$ cat flow/config.mk
export PLATFORM = sky130hd
export DESIGN_NAME = cordic_pipelined
export DESIGN_NICKNAME = cordic_pipelined
export VERILOG_FILES = /design/flow/design.v
export SDC_FILE = /design/flow/constraint.sdc
export NUM_CORES = 4
export LEC_CHECK = 0
export ABC_AREA = 1
export CAP_MARGIN = 20
export CORE_MARGIN = 2
export CORE_UTILIZATION = 72
export PLACE_DENSITY_LB_ADDON = 0.3
export SETUP_SLACK_MARGIN = 0.45
export SLEW_MARGIN = 20
$ cat flow/constraint.sdc
create_clock -name core_clock -period 3.14 [get_ports {clk}]
set_input_delay 0.6280 -clock core_clock [delete_from_list [all_inputs] [get_ports {clk}]]
set_output_delay 0.6280 -clock core_clock [all_outputs]
set_load 0.01 [all_outputs]
$ cat flow/design.v
`timescale 1ns/100ps
module cordic_stage(clk, x_i, y_i, z_i, x_o, y_o, z_o, arctan);
  parameter z_width = 12; 
  parameter iter_width = 17;  	 
  parameter i=0;  		 
  input signed [z_width:0] arctan;
  input clk;
  input signed [iter_width:0] x_i, y_i;
  input signed [z_width:0] z_i;
  output [iter_width:0] x_o, y_o;
  output [z_width:0] z_o;
  reg d;
  reg signed [iter_width:0] x_o, x_next;
  reg signed [iter_width:0] y_o, y_next;
  reg signed [z_width:0] z_o, z_next;
  always @ (posedge clk)
    begin
      x_o <= x_next;
      y_o <= y_next;
      z_o <= z_next; 
    end
  always @(*)
    begin    
      d = (z_i[11] == 0) ? 0 : 1;
      if(d == 0) begin
        x_next = x_i - (y_i >>> i);
        y_next = y_i + (x_i >>> i);
        z_next = z_i - arctan;
      end
      else begin
        x_next = x_i + (y_i >>> i);
        y_next = y_i - (x_i >>> i);
        z_next = z_i + arctan;
      end
  end
endmodule
`timescale 1ns/100ps
module cordic_pipelined(clk, z0, xn, yn);
  parameter z_width = 12; 
  parameter iter_width = 17;   
  input clk;
  input signed [z_width:0] z0;
  output reg signed [iter_width:0] xn, yn;
  parameter N = 10;  
  reg [(N-1):0] d;
  wire signed [iter_width:0] x [N:0];
  wire signed [iter_width:0] y [N:0];
  wire signed [z_width:0] z [N:0];
  reg signed [z_width:0] z_start;
  assign x[0] = 'b01_0011_0110_1110_1001;   
  assign y[0] = 0;
  assign z[0] = z_start;
  reg [(N-1):0] flip;
  wire flip_in;
  assign flip_in = ((z0[z_width]==1) && (z0 < 'h1A60)) || 
   	((z0[z_width]==0) && (z0 > 'h05A0));    
  always @ (posedge clk)
    flip <= {flip[(N-2):0], flip_in};
  always @ (flip, x[N], y[N]) begin
    if (flip[N-1]) begin    
  	xn = ~( x[N]-1 );  
	yn = ~( y[N]-1 );  
    end
    else begin		 
	xn = x[N];	 
	yn = y[N];	 
    end
  end
  always @ (z0) begin
    if (((z0[z_width]==1) && (z0 < 'h1A60)) || 
   	((z0[z_width]==0) && (z0 > 'h05A0))) begin    
	if (z0[z_width] == 1) begin 			 
	    z_start = z0 + 'hB40; 	   
	end
	else begin
	    z_start = z0 - 'hB40;	   
	end
    end
    else begin
	z_start = z0; 
    end
  end
  wire signed [z_width:0] arctan [(N-1):0];
  assign arctan[0] = 'b0_0010_1101_0000;  
  assign arctan[1] = 'b0_0001_1010_1001;  
  assign arctan[2] = 'b0_0000_1110_0000;  
  assign arctan[3] = 'b0_0000_0111_0010;  
  assign arctan[4] = 'b0_0000_0011_1001;  
  assign arctan[5] = 'b0_0000_0001_1100;  
  assign arctan[6] = 'b0_0000_0000_1110;  
  assign arctan[7] = 'b0_0000_0000_0111;  
  assign arctan[8] = 'b0_0000_0000_0011;  
  assign arctan[9] = 'b0_0000_0000_0001;  
  genvar i;
  generate
    for(i=0; i<N; i=i+1)
      begin: stage_generate
        cordic_stage #(.i(i)) stage_i
        (
          .clk(clk), 
          .x_i(x[i]), .x_o(x[i+1]), 
          .y_i(y[i]), .y_o(y[i+1]), 
          .z_i(z[i]), .z_o(z[i+1]),
          .arctan(arctan[i])
        );
      end
  endgenerate
endmodule
$ cat flow/run.sh
#!/bin/bash
# the make line also repeats each setting of config.mk as NAME=value (left out here)
make -C /OpenROAD-flow-scripts/flow DESIGN_CONFIG=/design/flow/config.mk WORK_HOME=/design/flow/orfs CLKGATE_MAP_FILE= finish
==> qor.yml, run 1 <==
place:
  portBuffers: 49
  place_congestion: 0.965
  hpwl_mm: 54.6
status:
  status: "stopped before the end"
  error: "[ERROR GRT-0232] Routing congestion too high. Check the congestion heatmap in the GUI."
  stop_stage: "global routing"
floorplanning:
  io_pins: 50
  die_w_um: 205
  initial_utilization_pct: 73.0
  core_region_area_mm2: 0.0398
  die-height_um: 205
  num_rows: 73
  die-area_mm2: 0.0420
global_routing:
  grt_usage_pct: 78.7
  overflow: 148
synthesis:
  area_leaders: "dfxtp_1 29%, ha_1 16%, xor2_1 12%"
  xor_area_share_pct: 15.9
  syn_inst: 3710
  ys_cells: 3710
  yosys.area_share.aoi_pct: 14.6
  fa_ha_area_share_pct: 18.3
  synth_area_mm2: 0.0291
  yosysMostFrequentCell: "nand2_1"
  synth_flops: 426
  ys_seq_share_pct: 29.3
  flop_cell: "dfxtp_1"
  synth_area_leader_cell: "dfxtp_1"
  synth-edff-count: 0
  fp_nets: 4133
  mux_area_share_pct: 0
  synth_cell_types: 48
  yosys_warnings: 11
  top_cells_by_count: "612 x nand2_1, 426 x dfxtp_1, 411 x a21oi_1, 393 x xor2_1, 382 x ha_1"
  top_area_share_pct: 29.3
  async_flop_share_pct: 0
  avgSynthCellArea_um2: 7.84
  top_logic_kind: "adder cells"
  yosysChipArea_mm2: 0.0291
  yosys.area_share.simple_pct: 16.4
clock_network:
  cts_sinks: 426
  cts_hold_buf: 0
  cts_root_buf: "clkbuf_16"
  cts_made_buffers: 46
  clockBufferDepth: 3
  htree_num_levels: 2
timing repair:
| item | CTS |
|---|---|
| hold endpoints to repair | 0 |
| gates resized | 425 |
| pin swaps | 137 |
| setup buffers | 96 |
| endpoints found under the setup margin | 134 |
per-stage QoR:
stage / utilization [%] / instances / hold slack, ps / instance area (um2) / worst slack [ps]
after global placement: 76.9 / 4325 / 310 / 30600 / 53.0
after floorplan: - / 3710 / 310 / 29100 / 372
after CTS: 85.4 / 4504 / 324 / 34000 / 232
after detailed placement: 76.9 / 4325 / 312 / 30600 / 28.8
layer usage:
layer  track usage, %  overflow
met1             75.5         2
met3             66.7         5
met4             83.0        73
met2             94.0        68
met5             35.6         0
==> run 2: changes to the inputs <==
Settings changed: ABC_AREA 1 to unset, CAP_MARGIN 20 to 40, CELL_PAD_IN_SITES_DETAIL_PLACEMENT set to 0, CORE_MARGIN 2 to 3, CORE_UTILIZATION 72 to 66, CTS_CLUSTER_SIZE set to 19, GPL_ROUTABILITY_DRIVEN set to 1, MIN_ROUTING_LAYER set to met1, PLACE_DENSITY_LB_ADDON 0.3 to unset, SETUP_SLACK_MARGIN 0.45 to unset.
Clock period 3.14 ns to 3.75 ns, I/O delays scaled along.
==> run 2 against run 1 <==
  * Now clean on timing, DRC and antenna
  * Synthesized area decreased by 1.0%
  * Synthesized cell count decreased by 13%
  * Die area increased by 9.9%
==> qor.yml, run 2 <==
worst_setup_path:
  reg2reg_depth: 13
  critPathBufInv: 1
  r2r-end: "stage_generate[5].stage_i.x_o[16]"
  cpPeakStageDelay_ps: 490
  path_class: "reg -> reg"
  worstPathMaxFanout: 5
  endpoint_kind: "register"
  cp_data_arrival_time_ps: 4050
  slowest_stage: "dfxtp_1"
  crit_chain: "inv_1, ha_1, mux2_2, fa_1, a21o_1, a21oi_1, o21a_1, o31ai_1, nor4_1, nor3_2, a211o_1, a21oi_1, xnor2_1"
  worst_path_most_repeated_cell: "a21oi_1"
  regToRegSetupSlack_ps: 170
  required_ps: 4220
  worst-path-stages: 13
  r2r_start: "stage_generate[4].stage_i.y_o[5]"
  critPathCapture: "stage_generate[5].stage_i.x_o[16]"
  crit_start: "stage_generate[4].stage_i.y_o[5]"
  crit_family: "AND-OR/OR-AND gates"
  worstSetupStartpointType: "register"
place:
  place_congestion: 0.908  # -5.9%
  dp_slack_ps: -250  # -279 ps
  portBuffers: 49  # unchanged
  placed_cell_area_mm2: 0.0303  # -1.1%
  placed_cells: 3886  # -10%
  hpwl_mm: 54.1  # -0.95%
run:
  maxCapViolCount: 0
  log.warning_count: 40
timing:
  timing.final.ws_setup_ps: 169
  skew_ps: 30.7
  max_freq_mhz: 279
  setup-tns-final_ps: 0
  setup_violations: 0
  max-slew-margin-rel_pct: 54.8
  worstMarginPinSlew_ps: 674
  drv_slew: 0
  final_hold_viol_count: 0
  holdWs_ps: 325
  min_period_ps: 3580
  period_used_pct: 95.5
detailed_routing:
  n_antenna_cell: 0
  dr.pass1.iters: 5
  drtAntennaViolNets: 0
  drcViolationCount: 0
  drt_wl_total_mm: 69.2
  wl_per_cell_um: 17.4
  viasPerCell: 5.87
  dr.first_iter.drc_count: 1405
  vias: 23336
floorplanning:
  die-height_um: 215  # +4.8%
  die_w_um: 215  # +4.8%
  num_rows: 75  # +2.7%
  die-area_mm2: 0.0461  # +9.9%
  io_pins: 50  # unchanged
  initial_utilization_pct: 67.7  # -5.3 points
  core_region_area_mm2: 0.0425  # +6.7%
synthesis:
  top_logic_kind: "adder cells"
  top_area_share_pct: 29.6  # +0.30 points
  synth_area_leader_cell: "dfxtp_1"
  fp_nets: 3666  # -11%
  ys_seq_share_pct: 29.6  # +0.30 points
  yosys.area_share.simple_pct: 13.7  # -2.7 points
  ys_cells: 3243  # -13%
  yosys_warnings: 11  # unchanged
  synth_area_mm2: 0.0288  # -1.0%
  xor_area_share_pct: 15.9  # -0.061 points
  fa_ha_area_share_pct: 18.5  # +0.19 points
  yosys.area_share.aoi_pct: 17.2  # +2.5 points
  avgSynthCellArea_um2: 8.87  # +13%
  yosysMostFrequentCell: "dfxtp_1"
  top_cells_by_count: "426 x dfxtp_1, 382 x ha_1, 359 x xnor2_1, 284 x a21oi_1, 281 x nor2_1"
  synth_cell_types: 76  # +58%
  area_leaders: "dfxtp_1 30%, ha_1 17%, xnor2_1 11%"
  synth-edff-count: 0  # unchanged
  yosysChipArea_mm2: 0.0288  # -1.0%
  syn_inst: 3243  # -13%
  flop_cell: "dfxtp_1"
  mux_area_share_pct: 1.74  # +1.7 points
  synth_flops: 426  # unchanged
  async_flop_share_pct: 0  # unchanged
clock_network:
  insertion_delay_ps: 600
  clockBufferDepth: 3  # unchanged
  cts.reportedPaths.clkPinSlew_ps: 60
  cts_made_buffers: 47  # +2.2%
  cts_root_buf: "clkbuf_16"
  cts_tree: "done"
  htree_num_levels: 2  # unchanged
  cts_sinks: 426  # unchanged
min_path:
  holdPathEnd: "flip[2]"
  hold_class: "reg -> reg"
  hold_depth: 0
  hold_path_startpoint: "flip[1]"
cells_and_area:
  stdcell_count: 3975
  final_util_pct: 75.6
  synthToLayoutAreaGrowth_pct: 11.6
  final_area_mm2: 0.0321
  layout.nets: 3785
global_routing:
  grt_pass1_vias: 23177
  overflow: 0
  grt_antenna_before_repair: 0
  grt_max_degree: 30
  grt_usage_pct: 29.3
  grt_pass1_wl_mm: 113
status:
  status: "complete, no violations"
## run 2: cell type report
type | count | area [um2]
Timing Repair Buffer | 123 | 1050
Sequential cell | 426 | 8530
Fill cell | 3110 | 10400
Clock buffer | 61 | 1340
Clock inverter | 24 | 282
Tap cell | 577 | 722
Multi-Input combinational cell | 2560 | 19400
Inverter | 204 | 766
## run 2: routing by layer
layer,track usage [%],wire (um)
met1,36.5,29800
met2,52.6,34300
met3,3.42,3050
met4,9.85,2050
met5,0,0
## run 2: timing repair
action | in CTS | in global routing
gates cloned | 0 | 0
hold buffers | 0 | 0
buffers inserted | 0 | 4
resized | 9 | 31
hold endpoints to repair | 0 | 0
endpoints found under the setup margin | 5 | 24
pin swaps | 0 | 4
==> run 3: changes to the inputs <==
Settings changed: CAP_MARGIN 40 to 20, CELL_PAD_IN_SITES_DETAIL_PLACEMENT 0 to unset, CORE_MARGIN 3 to 2, CORE_UTILIZATION 66 to 72, CTS_CLUSTER_SIZE 19 to unset, GPL_ROUTABILITY_DRIVEN 1 to unset, HOLD_SLACK_MARGIN set to -0.04, MIN_ROUTING_LAYER met1 to unset, PLACE_DENSITY set to 0.65, SETUP_SLACK_MARGIN set to -0.28.
Clock period 3.75 ns to 2.91 ns, I/O delays scaled along.
==> run 3 against run 2 <==
  * The run now fails in global routing
  * Synthesized cell count unchanged
  * Die area shrank 9.9%
  * Synthesized area unchanged
==> qor.yml, run 3 <==
status:
  stop_stage: "global routing"
  status: "stopped before the end"
  error: "[ERROR GRT-0232] Routing congestion too high. Check the congestion heatmap in the GUI."
floorplanning:
  die-height_um: 204  # -5.1%
  die-area_mm2: 0.0416  # -9.9%
  io_pins: 50  # unchanged
  die_w_um: 204  # -5.1%
  initial_utilization_pct: 72.8  # +5.1 points
  core_region_area_mm2: 0.0395  # -7.0%
  num_rows: 73  # -2.7%
clock_network:
  htree_num_levels: 2  # unchanged
  cts_sinks: 426  # unchanged
  cts_hold_buf: 0  # unchanged
  cts_made_buffers: 45  # -4.3%
  clockBufferDepth: 3  # unchanged
  cts_root_buf: "clkbuf_16"
synthesis:
  synth_flops: 426  # unchanged
  top_cells_by_count: "426 x dfxtp_1, 382 x ha_1, 359 x xnor2_1, 284 x a21oi_1, 281 x nor2_1"
  ys_cells: 3243  # unchanged
  yosysChipArea_mm2: 0.0288  # unchanged
  yosys_warnings: 11  # unchanged
  top_area_share_pct: 29.6  # unchanged
  flop_cell: "dfxtp_1"
  syn_inst: 3243  # unchanged
  yosysMostFrequentCell: "dfxtp_1"
  async_flop_share_pct: 0  # unchanged
  area_leaders: "dfxtp_1 30%, ha_1 17%, xnor2_1 11%"
  ys_seq_share_pct: 29.6  # unchanged
  top_logic_kind: "adder cells"
  synth_cell_types: 76  # unchanged
  fa_ha_area_share_pct: 18.5  # unchanged
  synth_area_mm2: 0.0288  # unchanged
  yosys.area_share.simple_pct: 13.7  # unchanged
  mux_area_share_pct: 1.74  # unchanged
  avgSynthCellArea_um2: 8.87  # unchanged
  yosys.area_share.aoi_pct: 17.2  # unchanged
  xor_area_share_pct: 15.9  # unchanged
  fp_nets: 3666  # unchanged
  synth_area_leader_cell: "dfxtp_1"
  synth-edff-count: 0  # unchanged
global_routing:
  overflow: 5388
  grt_usage_pct: 106
place:
  portBuffers: 49  # unchanged
  hpwl_mm: 62.4  # +15%
  place_congestion: 0.938  # +3.2%
  placed_cell_area_mm2: 0.0344  # +13%
## run 3: stage by stage
step	std cells	hold WS, ps	worst slack [ps]
global placement	4372	310	-707
detailed placement	4372	312	-784
floorplan	3243	310	-344
CTS	4489	327	-490
## run 3: layer usage
layer | overflow | GRT usage [%]
met1 | 34 | 89.4
met5 | 8 | 37.5
met3 | 34 | 71.6
met2 | 4389 | 153
met4 | 923 | 121
## run 3: repair_timing
item,CTS
pin swaps,120
setup endpoints to repair,79
gates resized,236
endpoints found under the hold margin,0
setup buffers,41
==> run 4: changes to the inputs <==
Settings changed: CORE_UTILIZATION 72 to 40, HOLD_SLACK_MARGIN -0.04 to unset, PLACE_DENSITY 0.65 to unset, SETUP_SLACK_MARGIN -0.28 to 0.02.
Clock period 2.91 ns to 4.25 ns, I/O delays scaled along.
==> run 4 against run 3 <==
  * Now clean on timing, DRC and antenna
  * Synthesized area did not move
  * Die area up 78%
  * Synthesized cell count stayed put
==> qor.yml, run 4 <==
status:
  status: "complete, no violations"
worst_setup_path:
  crit_family: "simple AND/OR/NAND/NOR gates"
  crit_chain: "or4_1, nor2_1, nand2_1, or3_1, o31ai_1, xnor2_1, clkdlybuf4s50_1"
  r2r-end: "stage_generate[4].stage_i.x_o[17]"
  critPathCapture: "xn[15]"
  reg2reg_depth: 14
  slowest_stage: "or4_1"
  worst-path-stages: 7
  cpPeakStageDelay_ps: 580
  r2r_start: "stage_generate[3].stage_i.y_o[7]"
  critPathBufInv: 1
  worstPathMaxFanout: 3
  required_ps: 3400
  worstSetupStartpointType: "register"
  path_class: "reg -> out"
  cp_data_arrival_time_ps: 3110
  regToRegSetupSlack_ps: 490
  crit_start: "stage_generate[9].stage_i.x_o[4]"
  endpoint_kind: "primary output"
min_path:
  hold_path_startpoint: "flip[4]"
  hold_depth: 0
  holdPathEnd: "flip[5]"
  hold_class: "reg -> reg"
synthesis:
  synth_cell_types: 76  # unchanged
  top_logic_kind: "adder cells"
  yosysChipArea_mm2: 0.0288  # unchanged
  fp_nets: 3666  # unchanged
  synth_area_leader_cell: "dfxtp_1"
  yosys_warnings: 11  # unchanged
  yosys.area_share.simple_pct: 13.7  # unchanged
  async_flop_share_pct: 0  # unchanged
  ys_seq_share_pct: 29.6  # unchanged
  yosys.area_share.aoi_pct: 17.2  # unchanged
  avgSynthCellArea_um2: 8.87  # unchanged
  top_cells_by_count: "426 x dfxtp_1, 382 x ha_1, 359 x xnor2_1, 284 x a21oi_1, 281 x nor2_1"
  synth-edff-count: 0  # unchanged
  xor_area_share_pct: 15.9  # unchanged
  mux_area_share_pct: 1.74  # unchanged
  syn_inst: 3243  # unchanged
  yosysMostFrequentCell: "dfxtp_1"
  fa_ha_area_share_pct: 18.5  # unchanged
  ys_cells: 3243  # unchanged
  synth_flops: 426  # unchanged
  top_area_share_pct: 29.6  # unchanged
  area_leaders: "dfxtp_1 30%, ha_1 17%, xnor2_1 11%"
  flop_cell: "dfxtp_1"
  synth_area_mm2: 0.0288  # unchanged
timing:
  skew_ps: 34.9
  final_hold_viol_count: 0
  min_period_ps: 3960
  drv_slew: 0
  worstMarginPinSlew_ps: 829
  max-slew-margin-rel_pct: 44.6
  period_used_pct: 93.2
  max_freq_mhz: 252
  holdWs_ps: 313
  setup-tns-final_ps: 0
  setup_violations: 0
  grt_setup_unrepaired: "false"
detailed_routing:
  n_antenna_cell: 0
  dr.first_iter.drc_count: 829
  vias: 21905
  drcViolationCount: 0
  drtAntennaViolNets: 0
  viasPerCell: 5.08
  dr.pass1.iters: 5
  wl_per_cell_um: 14.3
  drt_wl_total_mm: 61.5
global_routing:
  grt_max_degree: 37
  grt_pass1_wl_mm: 102
  grt_antenna_before_repair: 0
  grt_pass1_vias: 21147
  overflow: 0
  grt_usage_pct: 16.5
place:
  place_congestion: 0.849  # -9.5%
  portBuffers: 49  # unchanged
  placed_cell_area_mm2: 0.0305  # -11%
  hpwl_mm: 49.7  # -20%
floorplanning:
  num_rows: 98  # +34%
  die_w_um: 272  # +33%
  die-area_mm2: 0.0741  # +78%
  initial_utilization_pct: 40.3  # -32 points
  die-height_um: 272  # +33%
  io_pins: 50  # unchanged
  core_region_area_mm2: 0.0714  # +80%
clock_network:
  cts_resized: 0  # -100%
  insertion_delay_ps: 600
  cts_sinks: 426  # unchanged
  cts_hold_buf: 0  # unchanged
  clockBufferDepth: 3  # unchanged
  cts_post_setup_buffers_inserted: 0  # -100%
  htree_num_levels: 2  # unchanged
  cts_tree: "done"
  cts_root_buf: "clkbuf_16"
  cts_made_buffers: 49  # +8.9%
  cts.reportedPaths.clkPinSlew_ps: 60
cells_and_area:
  final_area_mm2: 0.0322
  synthToLayoutAreaGrowth_pct: 11.9
  layout.nets: 3743
run:
  log.warning_count: 38
  maxCapViolCount: 0
[run 4: stage by stage]
stage | instances | setup slack [ps] | utilization (%)
CTS | 4308 | 203 | 45.1
floorplan | 3243 | 616 | -
finish | 4308 | 289 | 45.1
global route | 4308 | 35.5 | 45.1
global placement | 4219 | -34.3 | 42.7
detailed placement | 4219 | -82.8 | 42.7
[run 4: cell type report]
| cell class | count | area [um2] |
|---|---|---|
| Sequential cell | 426 | 8530 |
| Tap cell | 950 | 1190 |
| Clock inverter | 21 | 277 |
| Multi-Input combinational cell | 2560 | 19300 |
| Inverter | 204 | 766 |
| Clock buffer | 68 | 1450 |
| Timing Repair Buffer | 79 | 728 |
| Fill cell | 6957 | 39200 |
[run 4: per-layer routing]
| layer | part of all wire, % | wire, um | GRT usage [%] |
|---|---|---|---|
| met1 | 45 | 27500 | 19.6 |
| met4 | 3.3 | 2020 | 6.07 |
| met2 | 49 | 30400 | 30.1 |
| met3 | 2.7 | 1680 | 2.27 |
| met5 | 0 | 0 | 0 |
==> run 5: changes to the inputs <==
Settings changed: CAP_MARGIN 20 to 5, CORE_UTILIZATION 40 to 72, CTS_CLUSTER_DIAMETER set to 139, HOLD_SLACK_MARGIN set to -0.09, PLACE_DENSITY set to 0.67, SETUP_SLACK_MARGIN 0.02 to 0.45.
Clock period 4.25 ns to 3.54 ns, I/O delays scaled along.
==> run 5 against run 4 <==
  * Now fails the layout checks on setup timing
  * Non-clock buffer count increased by 236
  * First-iteration DRC count went up to 3.1 times the previous value
  * Clock-buffer cell count is 9 lower
  * Clock skew shrank 11 ps
  * Synthesized cell count unchanged
  * Cell count down 4.4%
  * Via count increased by 28%
  * Sequential share of layout area fell by 2.5 points
  * Setup slack worse by 400 ps
  * Largest cell class unchanged
==> qor.yml, run 5 <==
status:
  status: "finished with violations"
  so_faults: "setup timing"
min_path:
  hold_path_startpoint: "stage_generate[1].stage_i.z_o[2]"
  hold_depth: 0  # unchanged
  hold_class: "reg -> reg"
  holdPathEnd: "stage_generate[2].stage_i.z_o[2]"
place:
  place_congestion: 0.913  # +7.6%
  dp_slack_ps: -152  # -69.0 ps
  portBuffers: 49  # unchanged
  placed_cell_area_mm2: 0.0305  # about the same
  hpwl_mm: 55.1  # +11%
  placed_cells: 3845  # -8.9%
timing:
  min_period_ps: 3650
  setup_violations: 2  # +2
  setup-tns-final_ps: -109  # -109 ps
  max-slew-margin-rel_pct: 47.3  # +2.7 points
  period_used_pct: 103  # +9.8 points
  drv_slew: 0  # unchanged
  final_hold_viol_count: 0  # unchanged
  grt_setup_unrepaired: "true"
  worstMarginPinSlew_ps: 785  # -44.9 ps
  max_freq_mhz: 274
  skew_ps: 24.3  # -10.6 ps
  timing.final.ws_setup_ps: -107  # -396 ps
  holdWs_ps: 327  # +14.5 ps
cells_and_area:
  stdcell_count: 4118  # -4.4%
  n_fill_cell: 1511  # -78%
  final_area_mm2: 0.0361  # +12%
  synthToLayoutAreaGrowth_pct: 25.5
  layout.nets: 3976  # +6.2%
  final_util_pct: 91.3  # +46 points
synthesis:
  yosys.area_share.aoi_pct: 17.2  # unchanged
  ys_cells: 3243  # unchanged
  top_cells_by_count: "426 x dfxtp_1, 382 x ha_1, 359 x xnor2_1, 284 x a21oi_1, 281 x nor2_1"
  synth-edff-count: 0  # unchanged
  mux_area_share_pct: 1.74  # unchanged
  async_flop_share_pct: 0  # unchanged
  yosysChipArea_mm2: 0.0288  # unchanged
  ys_seq_share_pct: 29.6  # unchanged
  flop_cell: "dfxtp_1"
  yosys.area_share.simple_pct: 13.7  # unchanged
  xor_area_share_pct: 15.9  # unchanged
  synth_area_leader_cell: "dfxtp_1"
  top_logic_kind: "adder cells"
  top_area_share_pct: 29.6  # unchanged
  area_leaders: "dfxtp_1 30%, ha_1 17%, xnor2_1 11%"
  yosys_warnings: 11  # unchanged
  fp_nets: 3666  # unchanged
  yosysMostFrequentCell: "dfxtp_1"
  syn_inst: 3243  # unchanged
  avgSynthCellArea_um2: 8.87  # unchanged
  synth_cell_types: 76  # unchanged
  fa_ha_area_share_pct: 18.5  # unchanged
  synth_area_mm2: 0.0288  # unchanged
  synth_flops: 426  # unchanged
global_routing:
  grt_max_degree: 29  # -22%
  grt_usage_pct: 36.8  # +20 points
  overflow: 0  # unchanged
  grt_pass1_vias: 25312  # +20%
  grt_pass1_wl_mm: 125  # +22%
  grt_antenna_before_repair: 3  # +3
clock_network:
  cts_root_buf: "clkbuf_16"
  insertion_delay_ps: 610  # about the same
  htree_num_levels: 2  # unchanged
  cts_hold_buf: 0  # unchanged
  clockBufferDepth: 3  # unchanged
  cts_made_buffers: 46  # -6.1%
  cts.reportedPaths.clkPinSlew_ps: 60  # about the same
  cts_sinks: 426  # unchanged
  cts_tree: "done"
worst_setup_path:
  crit_chain: "nor4_4, nor4b_4, a21oi_2, xor2_1, ha_1, a21oi_2, nor2b_1, o21ai_1, nand2b_1, a21o_1, or4_4, a31o_1, a21oi_2, xnor3_1"
  slowest_stage: "or4_4"
  critPathCapture: "stage_generate[4].stage_i.x_o[17]"
  critPathBufInv: 0  # -1
  required_ps: 4020  # +620 ps
  cp_data_arrival_time_ps: 4120  # +1010 ps
  worstSetupStartpointType: "register"
  worst_path_most_repeated_cell: "a21oi_2"
  r2r-end: "stage_generate[4].stage_i.x_o[17]"
  worst-path-stages: 14  # +7
  r2r_start: "stage_generate[3].stage_i.y_o[8]"
  worstPathMaxFanout: 4  # +1
  endpoint_kind: "register"
  reg2reg_depth: 14  # unchanged
  crit_start: "stage_generate[3].stage_i.y_o[8]"
  crit_family: "simple AND/OR/NAND/NOR gates"
  cpPeakStageDelay_ps: 490  # -90 ps
  path_class: "reg -> reg"
  regToRegSetupSlack_ps: -110  # -600 ps
detailed_routing:
  drt_wl_total_mm: 98.2  # +60%
  drtAntennaViolNets: 0  # unchanged
  drcViolationCount: 0  # unchanged
  dr.pass1.iters: 10  # +5
  viasPerCell: 6.79  # +34%
  vias: 27968  # +28%
  dr.first_iter.drc_count: 2609  # +210%
  wl_per_cell_um: 23.9  # +67%
run:
  log.warning_count: 43  # +13%
  maxCapViolCount: 0  # unchanged
floorplanning:
  die-area_mm2: 0.0416  # -44%
  die-height_um: 204  # -25%
  num_rows: 73  # -26%
  die_w_um: 204  # -25%
  initial_utilization_pct: 72.8  # +32 points
  io_pins: 50  # unchanged
  core_region_area_mm2: 0.0395  # -45%
[run 5: timing repair]
item,4_1_cts,5_1_grt
setup endpoints to repair,101,118
gates cloned,1,0
resized,341,340
hold endpoints to repair,0,0
pin swaps,149,211
setup buffers,86,98
[run 5: layout make-up]
class	instances	area, um2	share of cell area (%)
inverter	204	786	2.18
antenna	2	5.00	0.0139
timing repair buffer	315	2560	7.08
multi-input combinational	2560	21700	60.2
tap	525	657	1.82
sequential	426	8670	24.0
clock inverter	27	388	1.07
clock buffer	59	1290	3.58
[run 5: metal layers]
layer	GRT usage [%]	part of all wire, %	vias up
li1	-	-	12022
met1	41.9	35	13084
met2	67.4	47	1995
met3	4.96	8.4	865
met4	18.2	9.5	2
met5	0	0.013	-
==> run 6: changes to the inputs <==
Settings changed: ABC_AREA set to 1, CAP_MARGIN 5 to 40, CELL_PAD_IN_SITES_DETAIL_PLACEMENT set to 1, CELL_PAD_IN_SITES_GLOBAL_PLACEMENT set to 3, CORE_ASPECT_RATIO set to 1.62, CORE_MARGIN 2 to 7, CORE_UTILIZATION 72 to 34, CTS_CLUSTER_DIAMETER 139 to 162, CTS_CLUSTER_SIZE set to 19, GPL_ROUTABILITY_DRIVEN set to 1, GPL_TIMING_DRIVEN set to 1, HOLD_SLACK_MARGIN -0.09 to unset, MAX_ROUTING_LAYER set to met4, MIN_ROUTING_LAYER set to met1, PLACE_DENSITY 0.67 to unset, PLACE_DENSITY_LB_ADDON set to 0.23, SETUP_SLACK_MARGIN 0.45 to 0.31, SLEW_MARGIN 20 to 30, TNS_END_PERCENT set to 50.
Clock period 3.54 ns to 4.77 ns, I/O delays scaled along.
==> run 6 against run 5 <==
  * The run now finishes clean
  * Setup slack improved by 810 ps
  * Synthesized area up 1.0%
  * Clock-buffer cell count shrank 33
  * Synthesized cell count up 14%
  * Critical path depth shrank 5
  * Critical path type is now reg -> out
  * Clock skew up 21 ps
  * Utilization decreased by 54 points
==> qor.yml, run 6 <==
timing:
  setup-tns-final_ps: 0  # +109 ps
  setup_violations: 0  # -2
  skew_ps: 45.2  # +20.9 ps
  worstMarginPinSlew_ps: 825  # +40.6 ps
  drv_slew: 0  # unchanged
  period_used_pct: 85.4  # -18 points
  max_freq_mhz: 246
  grt_setup_unrepaired: "false"
  min_period_ps: 4070
  final_hold_viol_count: 0  # unchanged
  max-slew-margin-rel_pct: 44.4  # -2.9 points
synthesis:
  yosysMostFrequentCell: "nand2_1"
  syn_inst: 3710  # +14%
  async_flop_share_pct: 0  # unchanged
  top_logic_kind: "adder cells"
  flop_cell: "dfxtp_1"
  synth_area_mm2: 0.0291  # +1.0%
  mux_area_share_pct: 0  # -1.7 points
  synth_flops: 426  # unchanged
  xor_area_share_pct: 15.9  # +0.061 points
  synth_area_leader_cell: "dfxtp_1"
  yosys.area_share.aoi_pct: 14.6  # -2.5 points
  fa_ha_area_share_pct: 18.3  # -0.19 points
  ys_seq_share_pct: 29.3  # -0.30 points
  ys_cells: 3710  # +14%
  synth_cell_types: 48  # -37%
  area_leaders: "dfxtp_1 29%, ha_1 16%, xor2_1 12%"
  yosysChipArea_mm2: 0.0291  # +1.0%
  top_cells_by_count: "612 x nand2_1, 426 x dfxtp_1, 411 x a21oi_1, 393 x xor2_1, 382 x ha_1"
  fp_nets: 4133  # +13%
  yosys_warnings: 11  # unchanged
  top_area_share_pct: 29.3  # -0.30 points
  synth-edff-count: 0  # unchanged
  avgSynthCellArea_um2: 7.84  # -12%
  yosys.area_share.simple_pct: 16.4  # +2.7 points
min_path:
  hold_class: "reg -> reg"
  hold_depth: 0  # unchanged
  holdPathEnd: "flip[7]"
  hold_path_startpoint: "flip[6]"
detailed_routing:
  drt_wl_total_mm: 94.1  # -4.2%
  drcViolationCount: 0  # unchanged
  vias: 24414  # -13%
  drtAntennaViolNets: 0  # unchanged
  wl_per_cell_um: 19.3  # -19%
  dr.pass1.iters: 4  # -6
  viasPerCell: 5.00  # -26%
  dr.first_iter.drc_count: 590  # -77%
clock_network:
  cts_sinks: 426  # unchanged
  cts_hold_buf: 0  # unchanged
  cts_tree: "done"
  cts_resized: 0  # -100%
  cts_root_buf: "clkbuf_16"
  cts_made_buffers: 26  # -43%
  htree_num_levels: 1  # -1
  cts_post_setup_buffers_inserted: 0  # -100%
  insertion_delay_ps: 640  # +30 ps
  cts.reportedPaths.clkPinSlew_ps: 80  # +20 ps
  clockBufferDepth: 3  # unchanged
floorplanning:
  initial_utilization_pct: 34.3  # -38 points
  die-area_mm2: 0.0941  # +130%
  num_rows: 136  # +86%
  io_pins: 50  # unchanged
  die_w_um: 244  # +20%
  die-height_um: 386  # +89%
  core_region_area_mm2: 0.0847  # +110%
worst_setup_path:
  cpPeakStageDelay_ps: 570  # +80 ps
  worstSetupStartpointType: "register"
  endpoint_kind: "primary output"
  regToRegSetupSlack_ps: 890  # +1000 ps
  required_ps: 3820  # -200 ps
  crit_chain: "inv_1, ha_1, nand2_1, nor3_1, a31oi_1, o21bai_1, nor2_1, xnor2_1, clkdlybuf4s50_1"
  crit_start: "stage_generate[9].stage_i.y_o[0]"
  critPathBufInv: 2  # +2
  cp_data_arrival_time_ps: 3120  # -1000 ps
  r2r-end: "stage_generate[4].stage_i.y_o[16]"
  reg2reg_depth: 13  # -1
  slowest_stage: "clkdlybuf4s50_1"
  critPathCapture: "yn[16]"
  worst-path-stages: 9  # -5
  worstPathMaxFanout: 3  # -1
  crit_family: "buffers and inverters"
  path_class: "reg -> out"
  r2r_start: "stage_generate[3].stage_i.z_o[11]"
cells_and_area:
  seqCellArea_mm2: 0.00853  # -1.7%
  stdcell_count: 4886  # +19%
  final_area_mm2: 0.0317  # -12%
  synthToLayoutAreaGrowth_pct: 9.05
  n_fill_cell: 10345  # +580%
  final-comb-area_mm2: 0.0190  # -13%
  layout.nets: 4204  # +5.7%
global_routing:
  grt_max_degree: 28  # -3.4%
  grt_antenna_before_repair: 1  # -2
  grt_usage_pct: 20.3  # -17 points
  grt_pass1_vias: 27124  # +7.2%
  grt_pass1_wl_mm: 146  # +17%
  overflow: 0  # unchanged
place:
  placed_cells: 4857  # +26%
  hpwl_mm: 82.3  # +49%
  place_congestion: 0.859  # -5.9%
  portBuffers: 49  # unchanged
  placed_cell_area_mm2: 0.0310  # +1.7%
run:
  log.warning_count: 38  # -12%
  maxCapViolCount: 0  # unchanged
status:
  status: "complete, no violations"
==> run 6: through the flow <==
| step | hold slack (ps) | worst slack [ps] | util [%] |
|---|---|---|---|
| floorplan | 310 | 1790 | - |
| global placement | 311 | 961 | 36.6 |
| detailed placement | 314 | 839 | 36.6 |
| CTS | 330 | 582 | 37.4 |
| global route | 335 | 590 | 37.4 |
| finish | 324 | 698 | 37.4 |
==> run 6: area by class of cell <==
cell class	instances	share of cell area, %
antenna	1	0.00789
clock buffer	26	2.05
clock inverter	2	0.146
inverter	382	4.52
multi-input combinational	2872	59.9
sequential	426	26.9
tap	1104	4.36
timing repair buffer	73	2.14
==> run 6: per-layer routing <==
| layer | share of wire (%) | GRT usage, % |
|---|---|---|
| met5 | 0 | - |
| met4 | 4.6 | 8.11 |
| met3 | 1.6 | 1.32 |
| met2 | 64 | 46.6 |
| met1 | 30 | 15.1 |
==> run 7: changes to the inputs <==
Settings changed: ABC_AREA 1 to unset, CELL_PAD_IN_SITES_DETAIL_PLACEMENT 1 to unset, CELL_PAD_IN_SITES_GLOBAL_PLACEMENT 3 to 1, CORE_ASPECT_RATIO 1.62 to 0.82, CORE_MARGIN 7 to 2, CORE_UTILIZATION 34 to 70, CTS_CLUSTER_DIAMETER 162 to unset, CTS_CLUSTER_SIZE 19 to 87, GPL_ROUTABILITY_DRIVEN 1 to unset, GPL_TIMING_DRIVEN 1 to 0, MAX_ROUTING_LAYER met4 to unset, MIN_ROUTING_LAYER met1 to met2, PLACE_DENSITY_LB_ADDON 0.23 to 0.17, SETUP_SLACK_MARGIN 0.31 to -0.46, SLEW_MARGIN 30 to 20, TNS_END_PERCENT 50 to unset.
Clock period 4.77 ns to 6.71 ns, I/O delays scaled along.
==> run 7 against run 6 <==
  * The run now fails in global placement without I/O
  * Synthesized cell count decreased by 13%
  * Die area fell by 55%
  * Synthesized area down 1.0%
==> qor.yml, run 7 <==
status:
  status: "stopped before the end"
  stop_stage: "global placement without I/O"
  error: "[ERROR FLW-0024] Place density exceeds 1.0 (current PLACE_DENSITY_LB_ADDON =  0.17). Please check if the value of  PLACE_DENSITY_LB_ADDON is between 0 and 0.99."
synthesis:
  xor_area_share_pct: 15.9  # -0.061 points
  ys_seq_share_pct: 29.6  # +0.30 points
  yosysChipArea_mm2: 0.0288  # -1.0%
  ys_cells: 3243  # -13%
  area_leaders: "dfxtp_1 30%, ha_1 17%, xnor2_1 11%"
  yosys.area_share.aoi_pct: 17.2  # +2.5 points
  top_logic_kind: "adder cells"
  synth-edff-count: 0  # unchanged
  synth_area_mm2: 0.0288  # -1.0%
  top_cells_by_count: "426 x dfxtp_1, 382 x ha_1, 359 x xnor2_1, 284 x a21oi_1, 281 x nor2_1"
  fa_ha_area_share_pct: 18.5  # +0.19 points
  fp_nets: 3666  # -11%
  top_area_share_pct: 29.6  # +0.30 points
  yosysMostFrequentCell: "dfxtp_1"
  yosys_warnings: 11  # unchanged
  syn_inst: 3243  # -13%
  synth_cell_types: 76  # +58%
  avgSynthCellArea_um2: 8.87  # +13%
  synth_area_leader_cell: "dfxtp_1"
  async_flop_share_pct: 0  # unchanged
  flop_cell: "dfxtp_1"
  synth_flops: 426  # unchanged
  mux_area_share_pct: 1.74  # +1.7 points
  yosys.area_share.simple_pct: 13.7  # -2.7 points
floorplanning:
  initial_utilization_pct: 70.6  # +36 points
  die-area_mm2: 0.0427  # -55%
  die_w_um: 228  # -6.5%
  num_rows: 67  # -51%
  die-height_um: 188  # -51%
  core_region_area_mm2: 0.0407  # -52%
==> run 8: changes to the inputs <==
Settings changed: CELL_PAD_IN_SITES_DETAIL_PLACEMENT set to 0, CELL_PAD_IN_SITES_GLOBAL_PLACEMENT 1 to unset, CORE_ASPECT_RATIO 0.82 to unset, CORE_UTILIZATION 70 to 72, CTS_CLUSTER_DIAMETER set to 214, CTS_CLUSTER_SIZE 87 to 19, GPL_ROUTABILITY_DRIVEN set to 1, GPL_TIMING_DRIVEN 0 to unset, MIN_ROUTING_LAYER met2 to met1, PLACE_DENSITY_LB_ADDON 0.17 to 0.28, SETUP_SLACK_MARGIN -0.46 to 0.53.
Clock period 6.71 ns to 3.65 ns, I/O delays scaled along.
==> run 8 against run 7 <==
  * Now clean on timing, DRC and antenna
  * Synthesized area did not move
  * Die area down 2.7%
  * Synthesized cell count stayed put
==> qor.yml, run 8 <==
status:
  status: "complete, no violations"
synthesis:
  synth_cell_types: 76  # unchanged
  synth_area_leader_cell: "dfxtp_1"
  async_flop_share_pct: 0  # unchanged
  ys_cells: 3243  # unchanged
  synth-edff-count: 0  # unchanged
  xor_area_share_pct: 15.9  # unchanged
  flop_cell: "dfxtp_1"
  yosys.area_share.simple_pct: 13.7  # unchanged
  top_logic_kind: "adder cells"
  synth_flops: 426  # unchanged
  area_leaders: "dfxtp_1 30%, ha_1 17%, xnor2_1 11%"
  yosys_warnings: 11  # unchanged
  avgSynthCellArea_um2: 8.87  # unchanged
  syn_inst: 3243  # unchanged
  mux_area_share_pct: 1.74  # unchanged
  top_area_share_pct: 29.6  # unchanged
  yosysChipArea_mm2: 0.0288  # unchanged
  fa_ha_area_share_pct: 18.5  # unchanged
  ys_seq_share_pct: 29.6  # unchanged
  yosysMostFrequentCell: "dfxtp_1"
  fp_nets: 3666  # unchanged
  yosys.area_share.aoi_pct: 17.2  # unchanged
  top_cells_by_count: "426 x dfxtp_1, 382 x ha_1, 359 x xnor2_1, 284 x a21oi_1, 281 x nor2_1"
  synth_area_mm2: 0.0288  # unchanged
detailed_routing:
  vias: 26745
  drtAntennaViolNets: 0
  viasPerCell: 6.60
  dr.pass1.iters: 8
  wl_per_cell_um: 22.5
  drcViolationCount: 0
  drt_wl_total_mm: 91.2
  n_antenna_cell: 0
  dr.first_iter.drc_count: 2589
floorplanning:
  num_rows: 73  # +9.0%
  die-height_um: 204  # +8.7%
  core_region_area_mm2: 0.0395  # -2.9%
  die_w_um: 204  # -11%
  io_pins: 50
  initial_utilization_pct: 72.8  # +2.1 points
  die-area_mm2: 0.0416  # -2.7%
timing:
  final_hold_viol_count: 0
  setup_violations: 0
  grt_setup_unrepaired: "true"
  skew_ps: 17.1
  max-slew-margin-rel_pct: 53.5
  min_period_ps: 3540
  max_freq_mhz: 282
  period_used_pct: 97.0
  drv_slew: 0
  holdWs_ps: 327
  worstMarginPinSlew_ps: 687
cells_and_area:
  stdcell_count: 4050
  final_area_mm2: 0.0351
  synthToLayoutAreaGrowth_pct: 22.0
  n_fill_cell: 1812
  layout.nets: 3948
worst_setup_path:
  regToRegSetupSlack_ps: 110
  r2r_start: "stage_generate[3].stage_i.y_o[7]"
  path_class: "reg -> reg"
  crit_chain: "nor4_4, nor4b_4, a21oi_2, xor2_1, ha_1, a21oi_1, nor2b_1, o21ai_4, nand2b_1, a21o_1, or4_4, a31o_1, a21oi_2, xnor3_1"
  worst-path-stages: 14
  cpPeakStageDelay_ps: 490
  worstPathMaxFanout: 3
  crit_start: "stage_generate[3].stage_i.y_o[7]"
  critPathCapture: "stage_generate[4].stage_i.x_o[17]"
  reg2reg_depth: 14
  worst_path_most_repeated_cell: "a21oi_2"
  r2r-end: "stage_generate[4].stage_i.x_o[17]"
  required_ps: 4130
  slowest_stage: "or4_4"
  critPathBufInv: 0
  worstSetupStartpointType: "register"
  endpoint_kind: "register"
  crit_family: "simple AND/OR/NAND/NOR gates"
  cp_data_arrival_time_ps: 4020
global_routing:
  grt_pass1_vias: 24489
  grt_max_degree: 37
  grt_pass1_wl_mm: 120
  overflow: 0
  grt_usage_pct: 35.0
  grt_antenna_before_repair: 2
clock_network:
  cts_root_buf: "clkbuf_16"
  cts_made_buffers: 26
  clockBufferDepth: 3
  cts.reportedPaths.clkPinSlew_ps: 80
  insertion_delay_ps: 610
  htree_num_levels: 1
  cts_sinks: 426
  cts_tree: "done"
  cts_hold_buf: 0
place:
  placed_cells: 3835
  place_congestion: 0.956
  hpwl_mm: 54.7
  placed_cell_area_mm2: 0.0304
  portBuffers: 49
min_path:
  hold_path_startpoint: "flip[8]"
  holdPathEnd: "flip[9]"
  hold_depth: 0
  hold_class: "reg -> reg"
run:
  maxCapViolCount: 0
  log.warning_count: 41
==> run 8: cell type report <==
type	instances	area [um2]	share of cell area [%]
multi-input cells	2560	21800	62.2
flip-flops and latches	426	8690	24.8
repair buffers	307	2460	7.01
inverters	204	768	2.19
well taps	525	657	1.87
clock buffers	26	651	1.85
clock inverters	2	32.5	0.0927
==> run 8: per-layer routing <==
layer | up-vias | GRT usage [%] | routed length (um)
met1 | 12577 | 40.8 | 33000
met4 | 2 | 15.7 | 6510
li1 | 11943 | - | -
met3 | 616 | 4.91 | 7390
met5 | - | 0 | 12
met2 | 1607 | 63.7 | 44300
==> run 8: per-stage QoR <==
| stage | util [%] | setup WS (ps) | TNS (ps) |
|---|---|---|---|
| after detailed placement | 76.9 | -84.0 | -84.0 |
| after floorplan | - | 438 | 0 |
| final | 88.7 | 108 | 0 |
| after global routing | 88.7 | 40.7 | 0 |
| after global placement | 76.9 | -35.0 | -35.0 |
| after CTS | 82.9 | 258 | 0 |
==> run 8: repair_timing <==
action,in CTS,in global routing
cloned,0,1
buffers inserted,91,95
hold endpoints to repair,0,0
gates resized,311,372
pin swaps,142,233
setup endpoints to repair,97,103
==> run 9: changes to the inputs <==
Settings changed: CAP_MARGIN 40 to 20, CELL_PAD_IN_SITES_DETAIL_PLACEMENT 0 to unset, CELL_PAD_IN_SITES_GLOBAL_PLACEMENT set to 1, CORE_ASPECT_RATIO set to 0.82, CORE_UTILIZATION 72 to 70, CTS_CLUSTER_DIAMETER 214 to unset, CTS_CLUSTER_SIZE 19 to 87, GPL_ROUTABILITY_DRIVEN 1 to unset, MIN_ROUTING_LAYER met1 to met2, PLACE_DENSITY set to 0.5, PLACE_DENSITY_LB_ADDON 0.28 to unset, SETUP_SLACK_MARGIN 0.53 to -0.46.
Clock period 3.65 ns to 6.71 ns, I/O delays scaled along.
==> run 9 against run 8 <==
  * Cell count is 4.1% lower
  * Sequential share of layout area is 2.5 points higher
  * Non-clock buffer count shrank 250
  * Global-route usage up 15 points
  * Utilization decreased by 12 points
  * Critical path type is now in -> reg
  * Critical endpoint is now stage_generate[0].stage_i.z_o[10]
==> qor.yml, run 9 <==
synthesis:
  yosys.area_share.aoi_pct: 17.2  # unchanged
  top_area_share_pct: 29.6  # unchanged
  ys_seq_share_pct: 29.6  # unchanged
  fa_ha_area_share_pct: 18.5  # unchanged
  synth_cell_types: 76  # unchanged
  yosysChipArea_mm2: 0.0288  # unchanged
  synth-edff-count: 0  # unchanged
  avgSynthCellArea_um2: 8.87  # unchanged
  yosys_warnings: 11  # unchanged
  flop_cell: "dfxtp_1"
  mux_area_share_pct: 1.74  # unchanged
  top_logic_kind: "adder cells"
  area_leaders: "dfxtp_1 30%, ha_1 17%, xnor2_1 11%"
  syn_inst: 3243  # unchanged
  synth_area_leader_cell: "dfxtp_1"
  synth_area_mm2: 0.0288  # unchanged
  xor_area_share_pct: 15.9  # unchanged
  fp_nets: 3666  # unchanged
  ys_cells: 3243  # unchanged
  async_flop_share_pct: 0  # unchanged
  synth_flops: 426  # unchanged
  yosys.area_share.simple_pct: 13.7  # unchanged
  yosysMostFrequentCell: "dfxtp_1"
  top_cells_by_count: "426 x dfxtp_1, 382 x ha_1, 359 x xnor2_1, 284 x a21oi_1, 281 x nor2_1"
min_path:
  hold_class: "reg -> reg"
  hold_path_startpoint: "flip[8]"
  holdPathEnd: "flip[9]"
  hold_depth: 0  # unchanged
worst_setup_path:
  worstSetupStartpointType: "input pin"
  crit_chain: "clkdlybuf4s50_1, inv_1, ha_1, a21o_1, a21oi_1, nor2_1, o311ai_1, mux2i_4, inv_2, xnor2_1, ha_1, or3_1, a21oi_1, o21ai_1, xor2_1"
  reg2reg_depth: 13  # -1
  critPathBufInv: 3  # +3
  slowest_stage: "o311ai_1"
  required_ps: 7170  # +3040 ps
  cpPeakStageDelay_ps: 700  # +210 ps
  path_class: "in -> reg"
  worstPathMaxFanout: 6  # +3
  regToRegSetupSlack_ps: 2440  # +2330 ps
  r2r-end: "stage_generate[4].stage_i.x_o[17]"
  endpoint_kind: "register"
  crit_start: "z0[12]"
  crit_family: "AND-OR/OR-AND gates"
  cp_data_arrival_time_ps: 5270  # +1250 ps
  worst-path-stages: 15  # +1
  critPathCapture: "stage_generate[0].stage_i.z_o[10]"
  r2r_start: "stage_generate[3].stage_i.y_o[7]"
detailed_routing:
  viasPerCell: 8.48  # +28%
  dr.first_iter.drc_count: 7016  # +170%
  drtAntennaViolNets: 0  # unchanged
  vias: 32902  # +23%
  drt_wl_total_mm: 71.4  # -22%
  wl_per_cell_um: 18.4  # -18%
  drcViolationCount: 0  # unchanged
  dr.pass1.iters: 30  # +22
timing:
  holdWs_ps: 322  # -5.28 ps
  max_freq_mhz: 208
  skew_ps: 24.6  # +7.47 ps
  worstMarginPinSlew_ps: 1010  # +322 ps
  grt_setup_unrepaired: "false"
  setup-tns-final_ps: 0  # unchanged
  min_period_ps: 4810
  final_hold_viol_count: 0  # unchanged
  setup_violations: 0  # unchanged
  max-slew-margin-rel_pct: 31.0  # -23 points
  drv_slew: 0  # unchanged
  period_used_pct: 71.7  # -25 points
  timing.final.ws_setup_ps: 1900  # +1790 ps
floorplanning:
  num_rows: 67  # -8.2%
  die_w_um: 228  # +12%
  io_pins: 50  # unchanged
  core_region_area_mm2: 0.0407  # +3.0%
  initial_utilization_pct: 70.6  # -2.1 points
  die-area_mm2: 0.0427  # +2.8%
  die-height_um: 188  # -8.0%
global_routing:
  grt_usage_pct: 49.7  # +15 points
  grt.met3_usage_pct: 62.0  # +57 points
  busiest_layer: "met3"
  overflow: 0  # unchanged
  grt_pass1_wl_mm: 116  # -2.9%
  grt_max_degree: 41  # +11%
  grt_pass1_vias: 34640  # +41%
  grt_antenna_before_repair: 0  # -2
  grt_util_met1_pct: 0  # -41 points
  use_met2_pct: 60.2  # -3.5 points
cells_and_area:
  n_fill_cell: 2948  # +63%
  synthToLayoutAreaGrowth_pct: 8.87
  layout.nets: 3715  # -5.9%
  final_util_pct: 76.9  # -12 points
  stdcell_count: 3882  # -4.1%
  final_area_mm2: 0.0313  # -11%
place:
  placed_cell_area_mm2: 0.0298  # -2.0%
  hpwl_mm: 53.0  # -3.1%
  placed_cells: 3799  # -0.94%
  portBuffers: 49  # unchanged
  place_congestion: 1.10  # +15%
  dp_slack_ps: 1470  # +1550 ps
clock_network:
  cts_tree: "done"
  htree_num_levels: 2  # +1
  cts_resized: 0  # -100%
  cts_post_setup_buffers_inserted: 0  # -100%
  insertion_delay_ps: 600  # about the same
  cts_hold_buf: 0  # unchanged
  cts_root_buf: "clkbuf_16"
  cts_made_buffers: 43  # +65%
  cts.reportedPaths.clkPinSlew_ps: 60  # -20 ps
  cts_sinks: 426  # unchanged
  clockBufferDepth: 3  # unchanged
status:
  status: "complete, no violations"
run:
  log.warning_count: 42  # +2.4%
  maxCapViolCount: 0  # unchanged
-- run 9: per-layer routing --
layer	wire length [um]	share of wire [%]
met4	8680	12
met5	810	1.1
met1	0	0
met2	34500	48
met3	27400	38
-- run 9: cell type report --
type	instances	area (um2)	share of cell area, %
repair buffers	57	551	1.76
clock inverters	24	305	0.975
inverters	204	766	2.44
multi-input cells	2560	19300	61.5
flip-flops and latches	426	8530	27.2
clock buffers	53	1190	3.81
well taps	552	691	2.20
diodes	6	15.0	0.0479
==> run 10: changes to the inputs <==
Settings changed: CAP_MARGIN 20 to 15, CELL_PAD_IN_SITES_GLOBAL_PLACEMENT 1 to unset, CORE_ASPECT_RATIO 0.82 to unset, CORE_UTILIZATION 70 to 72, CTS_CLUSTER_SIZE 87 to unset, HOLD_SLACK_MARGIN set to -0.09, MIN_ROUTING_LAYER met2 to unset, PLACE_DENSITY 0.5 to 0.65, SETUP_SLACK_MARGIN -0.46 to 0.37.
Clock period 6.71 ns to 3.5 ns, I/O delays scaled along.
==> run 10 against run 9 <==
  * Now fails the layout checks on setup timing
  * Via count down 12%
  * Synthesized cell count unchanged
  * Die area down 2.7%
  * Wire length up 50%
  * Hold slack better by 3.3 ps
  * Setup slack worse by 2100 ps
  * Critical path type is now reg -> reg
==> qor.yml, run 10 <==
status:
  status: "finished with violations"
  so_faults: "setup timing"
synthesis:
  fp_nets: 3666  # unchanged
  mux_area_share_pct: 1.74  # unchanged
  yosysChipArea_mm2: 0.0288  # unchanged
  top_cells_by_count: "426 x dfxtp_1, 382 x ha_1, 359 x xnor2_1, 284 x a21oi_1, 281 x nor2_1"
  yosys.area_share.simple_pct: 13.7  # unchanged
  yosys_warnings: 11  # unchanged
  async_flop_share_pct: 0  # unchanged
  fa_ha_area_share_pct: 18.5  # unchanged
  synth_flops: 426  # unchanged
  top_logic_kind: "adder cells"
  flop_cell: "dfxtp_1"
  synth_area_mm2: 0.0288  # unchanged
  ys_cells: 3243  # unchanged
  yosysMostFrequentCell: "dfxtp_1"
  synth_area_leader_cell: "dfxtp_1"
  top_area_share_pct: 29.6  # unchanged
  avgSynthCellArea_um2: 8.87  # unchanged
  synth-edff-count: 0  # unchanged
  xor_area_share_pct: 15.9  # unchanged
  synth_cell_types: 76  # unchanged
  yosys.area_share.aoi_pct: 17.2  # unchanged
  area_leaders: "dfxtp_1 30%, ha_1 17%, xnor2_1 11%"
  syn_inst: 3243  # unchanged
  ys_seq_share_pct: 29.6  # unchanged
clock_network:
  cts_hold_buf: 0  # unchanged
  clockBufferDepth: 3  # unchanged
  cts_sinks: 426  # unchanged
  insertion_delay_ps: 630  # +30 ps
  htree_num_levels: 2  # unchanged
  cts_made_buffers: 46  # +7.0%
  cts_tree: "done"
  cts.reportedPaths.clkPinSlew_ps: 60  # about the same
  cts_root_buf: "clkbuf_16"
worst_setup_path:
  critPathCapture: "stage_generate[4].stage_i.x_o[17]"
  r2r_start: "stage_generate[3].stage_i.y_o[9]"
  cpPeakStageDelay_ps: 490  # -210 ps
  cp_data_arrival_time_ps: 4250  # -1020 ps
  slowest_stage: "or4_4"
  worstSetupStartpointType: "register"
  regToRegSetupSlack_ps: -250  # -2690 ps
  worst_path_most_repeated_cell: "a21oi_2"
  path_class: "reg -> reg"
  crit_start: "stage_generate[3].stage_i.y_o[9]"
  critPathBufInv: 0  # -3
  crit_chain: "nor4_4, nor4b_4, a21oi_2, xor2_1, ha_1, a21oi_2, nor2b_2, o21ai_1, nand2b_1, a21o_1, or4_4, a31o_1, a21oi_2, xnor3_1"
  crit_family: "simple AND/OR/NAND/NOR gates"
  worstPathMaxFanout: 4  # -2
  required_ps: 4010  # -3160 ps
  worst-path-stages: 14  # -1
  r2r-end: "stage_generate[4].stage_i.x_o[17]"
  reg2reg_depth: 14  # +1
  endpoint_kind: "register"
timing:
  drv_slew: 0  # unchanged
  max_freq_mhz: 267
  worstMarginPinSlew_ps: 677  # -333 ps
  holdWs_ps: 325  # +3.34 ps
  timing.final.ws_setup_ps: -247  # -2150 ps
  period_used_pct: 107  # +35 points
  grt_setup_unrepaired: "true"
  min_period_ps: 3750
  final_hold_viol_count: 0  # unchanged
  max-slew-margin-rel_pct: 54.8  # +24 points
  skew_ps: 37.1  # +12.5 ps
  setup_violations: 9  # +9
place:
  hpwl_mm: 55.8  # +5.2%
  placed_cell_area_mm2: 0.0306  # +2.8%
  place_congestion: 0.923  # -16%
  placed_cells: 3868  # +1.8%
  portBuffers: 49  # unchanged
detailed_routing:
  drtAntennaViolNets: 0  # unchanged
  drcViolationCount: 0  # unchanged
  dr.pass1.iters: 11  # -63%
  vias: 29100  # -12%
  wl_per_cell_um: 25.8  # +40%
  dr.first_iter.drc_count: 3319  # -53%
  drt_wl_total_mm: 107  # +50%
  viasPerCell: 7.00  # -17%
floorplanning:
  io_pins: 50  # unchanged
  die-area_mm2: 0.0416  # -2.7%
  core_region_area_mm2: 0.0395  # -2.9%
  num_rows: 73  # +9.0%
  die-height_um: 204  # +8.7%
  initial_utilization_pct: 72.8  # +2.1 points
  die_w_um: 204  # -11%
cells_and_area:
  synthToLayoutAreaGrowth_pct: 26.1
  n_fill_cell: 1420  # -52%
  final_area_mm2: 0.0363  # +16%
  stdcell_count: 4158  # +7.1%
  layout.nets: 4019  # +8.2%
run:
  log.warning_count: 44  # +4.8%
  maxCapViolCount: 0  # unchanged
global_routing:
  grt_usage_pct: 39.0  # -11 points
  grt_pass1_wl_mm: 131  # +13%
  grt_antenna_before_repair: 5  # +5
  grt_pass1_vias: 26172  # -24%
  overflow: 0  # unchanged
  grt_max_degree: 37  # -9.8%
min_path:
  hold_path_startpoint: "stage_generate[2].stage_i.z_o[0]"
  holdPathEnd: "stage_generate[3].stage_i.z_o[0]"
  hold_class: "reg -> reg"
  hold_depth: 0  # unchanged
## run 10: stage by stage
| stage | util [%] | setup slack [ps] | TNS, ps |
|---|---|---|---|
| floorplan | - | 288 | 0 |
| global placement | 77.5 | -130 | -201 |
| detailed placement | 77.5 | -191 | -457 |
| CTS | 85.8 | 98.8 | 0 |
| global route | 91.8 | -391 | -1780 |
| finish | 91.8 | -247 | -1080 |
## run 10: cell type report
class	instances	area (um2)	area share [%]
multi-input cells	2560	21700	59.9
flip-flops and latches	426	8660	23.9
repair buffers	358	2890	7.96
clock buffers	58	1280	3.52
inverters	204	788	2.17
well taps	525	657	1.81
clock inverters	26	288	0.793
diodes	1	2.50	0.00689
## run 10: timing repair
item                                    CTS  global route
gates resized                           306           386
endpoints found under the setup margin   87           124
gates cloned                              0             1
setup buffers                            94           110
pin swaps                               139           255
## run 10: routing by layer
metal / share of wire (%) / routed length [um] / up-vias / global-route usage, %
met1: 34 / 36300 / 13403 / 45.2
met5: 0.080 / 86 / - / 0
li1: - / - / 12102 / -
met3: 11 / 11900 / 1081 / 6.31
met2: 45 / 48000 / 2506 / 69.0
met4: 10 / 11000 / 8 / 20.9
==> run 11: changes to the inputs <==
Settings changed: ABC_AREA set to 1, CAP_MARGIN 15 to 20, CORE_UTILIZATION 72 to 68, HOLD_SLACK_MARGIN -0.09 to unset, PLACE_DENSITY 0.65 to unset, SETUP_SLACK_MARGIN 0.37 to unset, TNS_END_PERCENT set to 5.
Clock period 3.5 ns to 3.16 ns, I/O delays scaled along.
==> run 11 against run 10 <==
  * The layout still fails its checks (setup timing)
  * Register-to-register slack improved by 310 ps
  * Non-clock buffer count shrank 222
  * Critical path type is now reg -> out
  * Largest cell class unchanged
==> qor.yml, run 11 <==
min_path:
  holdPathEnd: "stage_generate[2].stage_i.z_o[2]"
timing:
  setup_violations: 3  # -6
  min_period_ps: 3230
  skew_ps: 16.1  # -21.0 ps
  final_hold_viol_count: 0  # unchanged
  timing.final.ws_setup_ps: -67.2  # +179 ps
  period_used_pct: 102  # -4.9 points
  grt_setup_unrepaired: "true"
  max_freq_mhz: 310
  max-slew-margin-rel_pct: 57.2  # +2.4 points
clock_network:
  insertion_delay_ps: 590  # -40 ps
  clockBufferDepth: 3  # unchanged
  cts_tree: "done"
  cts_made_buffers: 48  # +4.3%
detailed_routing:
  route.met2.wl_mm: 37.1  # -23%
  n_antenna_cell: 0  # -1
  drt-met1-wl_mm: 31.4  # -13%
  top_layer: "met4"
  wl_met3_mm: 4.02  # -66%
  drt_wl_total_mm: 75.5  # -30%
  drtAntennaViolNets: 0  # unchanged
  drcViolationCount: 0  # unchanged
global_routing:
  grt_max_degree: 26  # -30%
  overflow: 0  # unchanged
  grt_pass1_vias: 25843  # -1.3%
  grt_antenna_before_repair: 0  # -5
floorplanning:
  die_w_um: 211  # +3.4%
  initial_utilization_pct: 69.1  # -3.6 points
  num_rows: 75  # +2.7%
  die-area_mm2: 0.0444  # +6.8%
  core_region_area_mm2: 0.0420  # +6.3%
synthesis:
  top_cells_by_count: "612 x nand2_1, 426 x dfxtp_1, 411 x a21oi_1, 393 x xor2_1, 382 x ha_1"
  ys_cells: 3710  # +14%
  synth-edff-count: 0  # unchanged
  syn_inst: 3710  # +14%
  synth_area_leader_cell: "dfxtp_1"
  yosys.area_share.aoi_pct: 14.6  # -2.5 points
  fp_nets: 4133  # +13%
  top_area_share_pct: 29.3  # -0.30 points
  async_flop_share_pct: 0  # unchanged
  yosys.area_share.simple_pct: 16.4  # +2.7 points
  flop_cell: "dfxtp_1"
  fa_ha_area_share_pct: 18.3  # -0.19 points
  mux_area_share_pct: 0  # -1.7 points
  synth_area_mm2: 0.0291  # +1.0%
  yosysMostFrequentCell: "nand2_1"
  ys_seq_share_pct: 29.3  # -0.30 points
  avgSynthCellArea_um2: 7.84  # -12%
worst_setup_path:
  r2r-end: "stage_generate[9].stage_i.y_o[16]"
  required_ps: 2530  # -1480 ps
  critPathBufInv: 1  # +1
  r2r_start: "stage_generate[8].stage_i.x_o[9]"
  worstPathMaxFanout: 3  # -1
  worstSetupStartpointType: "register"
  slowest_stage: "clkdlybuf4s50_1"
  crit_family: "simple AND/OR/NAND/NOR gates"
place:
  place_congestion: 0.971  # +5.2%
  dp_slack_ps: -27.5  # +163 ps
  hpwl_mm: 59.6  # +6.8%
cells_and_area:
  n_fill_cell: 2986  # +110%
  seqCellArea_mm2: 0.00853  # -1.5%
run:
  log.warning_count: 42  # -4.5%
  maxCapViolCount: 0  # unchanged
status:
  so_faults: "setup timing"
  status: "finished with violations"
-- run 11: repair_timing --
action | in CTS | in global routing
setup buffers | 0 | 1
pin swaps | 0 | 4
gates resized | 19 | 69
setup endpoints to repair | 19 | 58
hold buffers | 0 | 0
-- run 11: final cells by class --
type                       count  area share, %
clock inverter                29           1.28
timing repair buffer         136           3.49
tap                          539           2.06
multi-input combinational   2872           58.8
inverter                     382           4.37
sequential                   426           26.0
clock buffer                  58           4.02
-- run 11: metal layers --
metal,track usage [%],vias up
met4,13.7,0
met5,0,-
li1,-,12745
met2,60.6,874
met3,4.13,237
met1,40.3,11980
-- run 11: through the flow --
| stage | cell area (um2) | cells | TNS [ps] | hold slack [ps] |
|---|---|---|---|---|
| finish | 32800 | 4442 | -114 | 326 |
| floorplan | 29100 | 3710 | 0 | 310 |
| global placement | 30800 | 4354 | -12.1 | 311 |
| global route | 32800 | 4442 | -1750 | 334 |
| detailed placement | 30800 | 4354 | -44.9 | 314 |
| CTS | 32600 | 4441 | -440 | 327 |
